==> amber <==
==> flow/design.v <==
module pwmblink(
    input  logic clk,
    input  logic rst,
    output logic RGB_R,
    output logic RGB_B,
    output logic RGB_G
);
    parameter CLKMAX = 12000000;  
    logic [31:0] counter;
    logic [8:0] x;  
    logic [7:0] sharktooth;  
    logic [7:0] red;
    logic [7:0] green;
    logic [7:0] blue;
    always_ff @(posedge clk) begin
        if (rst) begin
            counter <= 0;
            x <= 0;
            sharktooth <= 0;
        end else begin
        if (counter >= CLKMAX/360) begin
            counter <= 0;
            if (x >= 359) begin
                x <= 0;
            end
            else begin
                x <= x + 1;
            end
            end
        else begin
            counter <= counter + 1;
        end
        sharktooth <= sharktooth + 1;
        end
    end
    always_comb begin
        if(x < 60) begin
            green = 255*x/60;
            blue = 0;
            red  = 255;
        end else if (x < 120) begin
            green = 255;
            blue = 0;
            red  = 255 - 255*(x-60)/60;
        end else if (x < 180) begin
            green = 255;
            blue = 255*(x-120)/60;
            red  = 0;
        end else if (x < 240) begin
            green = 255 - 255*(x-180)/60;
            blue = 255;
            red  = 0;
        end else if (x < 300) begin
            green = 0;
            blue = 255;
            red  = 255*(x-240)/60;
        end else begin
            green = 0;
            blue = 255 - 255*(x-300)/60;
            red  = 255;
        end
    end
    assign {RGB_R, RGB_G, RGB_B} = {sharktooth < red, sharktooth < green, sharktooth < blue};
endmodule
==> flow/run.sh <==
#!/bin/bash
# the make line also repeats each setting of config.mk as NAME=value (left out here)
make -C /OpenROAD-flow-scripts/flow DESIGN_CONFIG=/design/flow/config.mk WORK_HOME=/design/flow/orfs CLKGATE_MAP_FILE= finish
==> flow/config.mk <==
export PLATFORM = sky130hd
export DESIGN_NAME = pwmblink
export DESIGN_NICKNAME = pwmblink
export VERILOG_FILES = /design/flow/design.v
export SDC_FILE = /design/flow/constraint.sdc
export NUM_CORES = 4
export LEC_CHECK = 0
export ABC_AREA = 1
export CAP_MARGIN = 5
export CELL_PAD_IN_SITES_GLOBAL_PLACEMENT = 2
export CORE_ASPECT_RATIO = 0.5
export CORE_MARGIN = 7
export CORE_UTILIZATION = 40
export CTS_CLUSTER_DIAMETER = 221
export CTS_CLUSTER_SIZE = 98
export PLACE_DENSITY_LB_ADDON = 0.06
export SETUP_SLACK_MARGIN = -1.91
export SLEW_MARGIN = 20
export TNS_END_PERCENT = 20
==> flow/constraint.sdc <==
create_clock -name core_clock -period 40.0 [get_ports {clk}]
set_input_delay 8.0000 -clock core_clock [delete_from_list [all_inputs] [get_ports {clk}]]
set_output_delay 8.0000 -clock core_clock [all_outputs]
set_load 0.01 [all_outputs]
==> inputs of cedar, as changes to amber <==
Settings changed: CAP_MARGIN 5 to 20, CELL_PAD_IN_SITES_GLOBAL_PLACEMENT 2 to not set, CORE_ASPECT_RATIO 0.5 to not set, CORE_MARGIN 7 to 2, CORE_UTILIZATION 40 to 72, CTS_CLUSTER_DIAMETER 221 to not set, CTS_CLUSTER_SIZE 98 to 10, PLACE_DENSITY set to 0.42, PLACE_DENSITY_LB_ADDON 0.06 to not set, SETUP_SLACK_MARGIN -1.91 to not set, TNS_END_PERCENT 20 to not set.
==> flow/constraint.sdc (replaced) <==
create_clock -name core_clock -period 34.8 [get_ports {clk}]
set_input_delay 6.9600 -clock core_clock [delete_from_list [all_inputs] [get_ports {clk}]]
set_output_delay 6.9600 -clock core_clock [all_outputs]
set_load 0.01 [all_outputs]
==> inputs of garnet, as changes to amber <==
Settings changed: ABC_AREA 1 to not set, CELL_PAD_IN_SITES_GLOBAL_PLACEMENT 2 to not set, CORE_ASPECT_RATIO 0.5 to not set, CORE_MARGIN 7 to 2, CORE_UTILIZATION 40 to 70, CTS_CLUSTER_DIAMETER 221 to 351, CTS_CLUSTER_SIZE 98 to 40, PLACE_DENSITY_LB_ADDON 0.06 to not set, SETUP_SLACK_MARGIN -1.91 to -0.28, TNS_END_PERCENT 20 to not set.
==> flow/constraint.sdc (replaced) <==
create_clock -name core_clock -period 15.1 [get_ports {clk}]
set_input_delay 3.0200 -clock core_clock [delete_from_list [all_inputs] [get_ports {clk}]]
set_output_delay 3.0200 -clock core_clock [all_outputs]
set_load 0.01 [all_outputs]
==> inputs of nickel, as changes to amber <==
Settings changed: ABC_AREA 1 to not set, CAP_MARGIN 5 to 20, CELL_PAD_IN_SITES_GLOBAL_PLACEMENT 2 to not set, CORE_ASPECT_RATIO 0.5 to not set, CORE_MARGIN 7 to 2, CORE_UTILIZATION 40 to 68, CTS_CLUSTER_DIAMETER 221 to not set, CTS_CLUSTER_SIZE 98 to not set, PLACE_DENSITY_LB_ADDON 0.06 to not set, SETUP_SLACK_MARGIN -1.91 to not set, TNS_END_PERCENT 20 to not set.
==> flow/constraint.sdc (replaced) <==
create_clock -name core_clock -period 16.2 [get_ports {clk}]
set_input_delay 3.2400 -clock core_clock [delete_from_list [all_inputs] [get_ports {clk}]]
set_output_delay 3.2400 -clock core_clock [all_outputs]
set_load 0.01 [all_outputs]
==> comparison table <==
Origin of the worst min-delay path: nickel counter[15]; amber counter[14]; garnet -; cedar counter[14]
Multi-input combinational gate total: nickel 1725; amber 1894; garnet -; cedar 1894
Fill count: nickel 1848; amber 4861; garnet -; cedar 1930
Register area: nickel 995 sq um; amber 981 sq um; garnet -; cedar 981 sq um
Origin of the critical flop-to-flop path: nickel counter[1]; amber x[3]; garnet -; cedar x[3]
Endpoint required time on the critical path: nickel 12960 ps; amber 32000 ps; garnet -; cedar 27840 ps
Outcome: nickel timing/DRC/antenna clean; amber timing/DRC/antenna clean; garnet did not finish; cedar timing/DRC/antenna clean
Failing step: nickel -; amber -; garnet global routing; cedar -
Portion of the clock cycle consumed by the worst path in the final layout: nickel 98.3%; amber 55.6%; garnet -; cedar 59.3%
Final-report max-slew violation count: nickel 0; amber 0; garnet -; cedar 0
Power share of the clock group: nickel 7.1%; amber 9.3%; garnet -; cedar 9.6%
Post-synthesis instance total: nickel 2258; amber 2593; garnet 2258; cedar 2593
Min-Delay Endpoint: nickel counter[15]; amber counter[15]; garnet -; cedar counter[15]
Met3 wire length: nickel 5400 um; amber 4050 um; garnet -; cedar 5720 um
Met1 layer wirelength in the final routing: nickel 22200 um; amber 29400 um; garnet -; cedar 20900 um

==> v4: inputs <==
Starts from the design.v that is shown in full above.
==> flow/config.mk <==
export PLATFORM = sky130hd
export DESIGN_NAME = pwmblink
export DESIGN_NICKNAME = pwmblink
export VERILOG_FILES = /design/flow/design.v
export SDC_FILE = /design/flow/constraint.sdc
export NUM_CORES = 4
export LEC_CHECK = 0
export CAP_MARGIN = 20
export CORE_MARGIN = 2
export CORE_UTILIZATION = 72
export SLEW_MARGIN = 20
==> flow/constraint.sdc <==
create_clock -name core_clock -period 13.8 [get_ports {clk}]
set_input_delay 2.7600 -clock core_clock [delete_from_list [all_inputs] [get_ports {clk}]]
set_output_delay 2.7600 -clock core_clock [all_outputs]
set_load 0.01 [all_outputs]
run.sh (not shown) runs the stock make flow with config.mk's settings and CLKGATE_MAP_FILE=.
==> v34 (differences from v4) <==
Settings changed: ABC_AREA from default to 1, CORE_UTILIZATION 72 to 64.
==> flow/constraint.sdc (replaced) <==
create_clock -name core_clock -period 34.8 [get_ports {clk}]
set_input_delay 6.9600 -clock core_clock [delete_from_list [all_inputs] [get_ports {clk}]]
set_output_delay 6.9600 -clock core_clock [all_outputs]
set_load 0.01 [all_outputs]
==> v20 (differences from v4) <==
Settings changed: CAP_MARGIN 20 to 5, CORE_UTILIZATION 72 to 67, CTS_CLUSTER_DIAMETER from default to 351, CTS_CLUSTER_SIZE from default to 70, SETUP_SLACK_MARGIN from default to -0.54.
==> flow/constraint.sdc (replaced) <==
create_clock -name core_clock -period 15.1 [get_ports {clk}]
set_input_delay 3.0200 -clock core_clock [delete_from_list [all_inputs] [get_ports {clk}]]
set_output_delay 3.0200 -clock core_clock [all_outputs]
set_load 0.01 [all_outputs]
==> results <==
item                                                                  v34                       v20                              v4
Yosys xor share                                                    0.0423                    0.0724                          0.0724
Sequential cell fraction of total power                             0.094                     0.068                               -
Leading power group                                   combinational logic       combinational logic                               -
Simple Share, Synth                                                 0.248                     0.132                           0.132
Later-pin clock latency in the skew report                        0.31 ns                   0.31 ns                               -
Number of logic gates                                                1894                      1725                               -
Filler cell count in the final layout                                2640                      1429                               -
Flip-flops                                                             49                        49                               -
Crit path from                                                       x[3]                      x[4]                               -
Slowest stage cell on the critical path          sky130_fd_sc_hd__dfxtp_1  sky130_fd_sc_hd__a31oi_1                               -
Multi-input combinational cell area                            14900 um^2                16300 um^2                               -
Hold Path End                                                  counter[0]               counter[15]                               -
Worst Path Required                                              27.84 ns                  12.08 ns                               -
Final routed wirelength across all metal layers                  53200 um                  69300 um                               -
Top-area cell type share of the netlist area                        0.246                     0.245                           0.245
Pre-Repair DR Iteration Count                                           8                         7                               -
Share of total power in combinational logic                         0.809                     0.872                               -
Tap cells                                                             384                       341                               -
Cell count after placement                                           2967                      3053                            3139
Worst Slack Setup Final                                          14.08 ns                 -0.994 ns                               -
Die extent in y                                                    174 um                    170 um                          164 um
Detailed route wirelength on metal3                               4220 um                   8310 um                               -
CLK BUF                                                                 6                         5                               -
Run status                                       timing/DRC/antenna clean           failed layout checks  aborted with a tool error
Stage where the flow stopped                                            -                         -  clock tree synthesis (4_1_cts)
Reasons for failing layout checks                                       -              setup timing                               -
Non-clock buffer area fraction after layout                       0.00448                     0.168                               -

==> onyx <==
RTL: the design.v shown in full above, as it stands there.
export LEC_CHECK = 0
export ABC_AREA = 1
export CAP_MARGIN = 5
export CORE_MARGIN = 2
export CORE_UTILIZATION = 40
export CTS_CLUSTER_DIAMETER = 368
export CTS_CLUSTER_SIZE = 98
export PLACE_DENSITY_LB_ADDON = 0.06
export SETUP_SLACK_MARGIN = -1.91
export SLEW_MARGIN = 20
export TNS_END_PERCENT = 20
create_clock -name core_clock -period 40.0 [get_ports {clk}]
==> inputs of violet, as changes to onyx <==
- ABC_AREA: 1 -> unset
- CORE_UTILIZATION: 40 -> 68
- CTS_CLUSTER_DIAMETER: 368 -> 356
- CTS_CLUSTER_SIZE: 98 -> unset
- PLACE_DENSITY_LB_ADDON: 0.06 -> unset
- SETUP_SLACK_MARGIN: -1.91 -> -0.91
- TNS_END_PERCENT: 20 -> unset
==> flow/constraint.sdc (replaced) <==
create_clock -name core_clock -period 13.8 [get_ports {clk}]
set_input_delay 2.7600 -clock core_clock [delete_from_list [all_inputs] [get_ports {clk}]]
set_output_delay 2.7600 -clock core_clock [all_outputs]
set_load 0.01 [all_outputs]
==> comparison table <==
| metric | violet | onyx |
|---|---|---|
| Outcome | did not finish | timing/DRC/antenna clean |
| Last stage reached | 5_1_grt | - |
| Placed insts | 3,141 | 3,186 |
| Die extent in y | 169 µm | 219 µm |
| Worst Setup Slack post-DPL | -1.78 ns | 18.78 ns |
| Chip area estimate from yosys synthesis | 18,400 µm² | 18,400 µm² |
| Post-synthesis share of cell area spent on and-or and or-and gates | 0.216 | 0.107 |
| Distinct cell type count after synthesis | 106 | 67 |
| Setup bufs post-CTS | 17 | 0 |
| Gate count after technology mapping | 2,258 | 2,593 |
| Cells in synth_stat.txt | 2,258 | 2,593 |
| Area of placed instances | 23,400 µm² | 19,100 µm² |
| Per-instance average area after synthesis | 8.16 µm² | 7.10 µm² |
| Area share of fa/ha/maj cells after synthesis | 0.408 | 0.407 |
| Detailed-placement wirelength estimate | 57.2 mm | 47.6 mm |
| Die area | 28,400 µm² | 47,800 µm² |
| Cell area after synthesis | 18,400 µm² | 18,400 µm² |
| Width of the die | 169 µm | 219 µm |
| Max-area cell share | 0.245 | 0.246 |

==> inputs of run a <==
Starts from the design.v that is shown in full above.
clock: 27.2 ns
lec_check: 0
abc_area: 1
cap_margin: 0
core_margin: 2
core_utilization: 72
cts_cluster_size: 10
place_density: 0.42
slew_margin: 20
tns_end_percent: 5
==> inputs of run b, as changes to run a <==
--- a/flow/config.mk
+++ b/flow/config.mk
@@ -6,10 +6,11 @@
 export NUM_CORES = 4
 export LEC_CHECK = 0
-export ABC_AREA = 1
-export CAP_MARGIN = 0
+export CAP_MARGIN = 20
 export CORE_MARGIN = 2
 export CORE_UTILIZATION = 72
-export CTS_CLUSTER_SIZE = 10
-export PLACE_DENSITY = 0.42
+export CTS_CLUSTER_DIAMETER = 324
+export MAX_ROUTING_LAYER = met4
+export PLACE_DENSITY_LB_ADDON = 0.2
+export SETUP_SLACK_MARGIN = 4.54
 export SLEW_MARGIN = 20
 export TNS_END_PERCENT = 5
==> flow/constraint.sdc (replaced) <==
create_clock -name core_clock -period 31.8 [get_ports {clk}]
set_input_delay 6.3600 -clock core_clock [delete_from_list [all_inputs] [get_ports {clk}]]
set_output_delay 6.3600 -clock core_clock [all_outputs]
set_load 0.01 [all_outputs]
==> inputs of run c, as changes to run a <==
--- a/flow/config.mk
+++ b/flow/config.mk
@@ -7,9 +7,11 @@
 export LEC_CHECK = 0
 export ABC_AREA = 1
-export CAP_MARGIN = 0
+export CAP_MARGIN = 20
 export CORE_MARGIN = 2
 export CORE_UTILIZATION = 72
-export CTS_CLUSTER_SIZE = 10
-export PLACE_DENSITY = 0.42
+export CTS_CLUSTER_DIAMETER = 382
+export CTS_CLUSTER_SIZE = 97
+export PLACE_DENSITY = 0.38
+export SETUP_SLACK_MARGIN = 3.29
 export SLEW_MARGIN = 20
-export TNS_END_PERCENT = 5
+export TNS_END_PERCENT = 10
==> flow/constraint.sdc (replaced) <==
create_clock -name core_clock -period 13.5 [get_ports {clk}]
set_input_delay 2.7000 -clock core_clock [delete_from_list [all_inputs] [get_ports {clk}]]
set_output_delay 2.7000 -clock core_clock [all_outputs]
set_load 0.01 [all_outputs]
==> qor summary <==
metric	run b	run a	run c
Inserted Diodes	1	0	0
Final Hold Slack	501 ps	475 ps	494 ps
Synthesized netlist cell count	2,258	2,593	2,593
CP max stage cell	a21oi_1	dfxtp_1	fa_1
Number of buffers inserted by post-CTS setup repair	0	0	29
Internal power summed over all cells	0.000319 W	0.000335 W	0.000829 W
Mean area per synthesized cell	8.16 µm²	7.10 µm²	7.10 µm²
Cell area after synthesis	18,400 µm²	18,400 µm²	18,400 µm²
Clock network share of area	0.883%	0.815%	0.718%
Multi-input combinational area share	82.2%	78.7%	75.8%
Starting DRT DRC Count	1,760	1,782	3,125
Data arrival time at the worst-slack endpoint	15,960 ps	13,830 ps	11,960 ps
Maximum number of pins on one net before global-route repair	31	25	25
Worst max-slew margin expressed relative to the limit	25.7%	24.3%	42.5%
Number of distinct library cells after synthesis	106	67	67
Resized Gates After CTS	0	0	181
Yosys synthesis chip area	18,400 µm²	18,400 µm²	18,400 µm²
Share of power burned in the clock network	8.4%	8.4%	7.2%
Setup slack on the worst flop-to-flop path	29,100 ps	23,620 ps	10,370 ps
Outcome	timing/DRC/antenna clean	timing/DRC/antenna clean	failed layout checks
Reasons for failing layout checks	-	-	negative setup slack
Tot Pwr	0.000706 W	0.000799 W	0.00195 W
Tool warnings	65	67	70
Worst hold start	counter[15]	counter[14]	counter[0]

==> build 66 <==
// pwmblink: RTL as listed in full above, without the edits since
clock: 31.8 ns
lec_check: 0
cap_margin: 20
core_margin: 2
core_utilization: 66
cts_cluster_diameter: 324
max_routing_layer: met4
setup_slack_margin: 4.54
slew_margin: 20
==> build 10 (differences from build 66) <==
Settings changed: CORE_ASPECT_RATIO set to 0.64, CORE_UTILIZATION 66 to 40, CTS_CLUSTER_DIAMETER 324 to 29, CTS_CLUSTER_SIZE set to 38, HOLD_SLACK_MARGIN set to 0.28, PLACE_DENSITY set to 0.58, SETUP_SLACK_MARGIN 4.54 to not set, SLEW_MARGIN 20 to 25.
==> flow/constraint.sdc (replaced) <==
create_clock -name core_clock -period 25.9 [get_ports {clk}]
set_input_delay 5.1800 -clock core_clock [delete_from_list [all_inputs] [get_ports {clk}]]
set_output_delay 5.1800 -clock core_clock [all_outputs]
set_load 0.01 [all_outputs]
==> build 80 (differences from build 66) <==
Settings changed: CORE_UTILIZATION 66 to 40, CTS_CLUSTER_DIAMETER 324 to 98, MAX_ROUTING_LAYER met4 to not set, MIN_ROUTING_LAYER set to met2, SETUP_SLACK_MARGIN 4.54 to not set.
==> flow/constraint.sdc (replaced) <==
create_clock -name core_clock -period 40.0 [get_ports {clk}]
set_input_delay 8.0000 -clock core_clock [delete_from_list [all_inputs] [get_ports {clk}]]
set_output_delay 8.0000 -clock core_clock [all_outputs]
set_load 0.01 [all_outputs]
==> build 97 (differences from build 66) <==
Settings changed: ABC_AREA set to 1, CORE_UTILIZATION 66 to 68, CTS_CLUSTER_DIAMETER 324 to not set, CTS_CLUSTER_SIZE set to 97, MAX_ROUTING_LAYER met4 to not set, PLACE_DENSITY set to 0.38, SETUP_SLACK_MARGIN 4.54 to not set.
==> flow/constraint.sdc (replaced) <==
create_clock -name core_clock -period 13.5 [get_ports {clk}]
set_input_delay 2.7000 -clock core_clock [delete_from_list [all_inputs] [get_ports {clk}]]
set_output_delay 2.7000 -clock core_clock [all_outputs]
set_load 0.01 [all_outputs]
==> results <==
quantity                                                                              build 66                 build 10           build 97                 build 80
Total Negative Setup Slacks                                                               0 ns                     0 ns          -1.400 ns                     0 ns
Pin count of the biggest net entering global routing                                        31                       31                 25                       31
Internal Dissipation                                                                 0.3117 mW                0.3842 mW          0.9613 mW                0.2480 mW
Depth of the critical timing path with buffers and inverters included                       45                       47                 84                       44
Outcome                                                                complete, no violations  complete, no violations    failed layout checks  complete, no violations
Violated checks                                                                              -                        -       setup timing                        -
Critical path launch point                                                   x[4]$_SDFFE_PP0P_        x[4]$_SDFFE_PP0P_  x[5]$_SDFFE_PP0P_        x[4]$_SDFFE_PP0P_
Relative contribution of the clock network to total power                                 7.5%                     7.7%               6.8%                     7.6%
Combinational cell fraction of total power                                               83.3%                    83.3%              86.0%                    83.5%
Area of the core                                                                   0.02763 mm2              0.04515 mm2        0.02680 mm2              0.04538 mm2
Power consumed by sequential cells                                                   0.0653 mW                0.0806 mW           0.151 mW                0.0515 mW
Signal buf overhead                                                                    0.8038%                   1.215%             8.360%                   1.164%
Post-route clock period utilization                                                     71.37%                   82.70%             103.6%                   61.44%
Violation count after the first detailed-routing iteration                                1565                     1709               1823                     4433
RSZ-0062 raised after global routing                                                     false                    false               true                    false
Worst Setup Slack post-DPL                                                            9.684 ns                 5.202 ns         -0.6250 ns                 16.14 ns
Power and IR drop assume default switching activity.
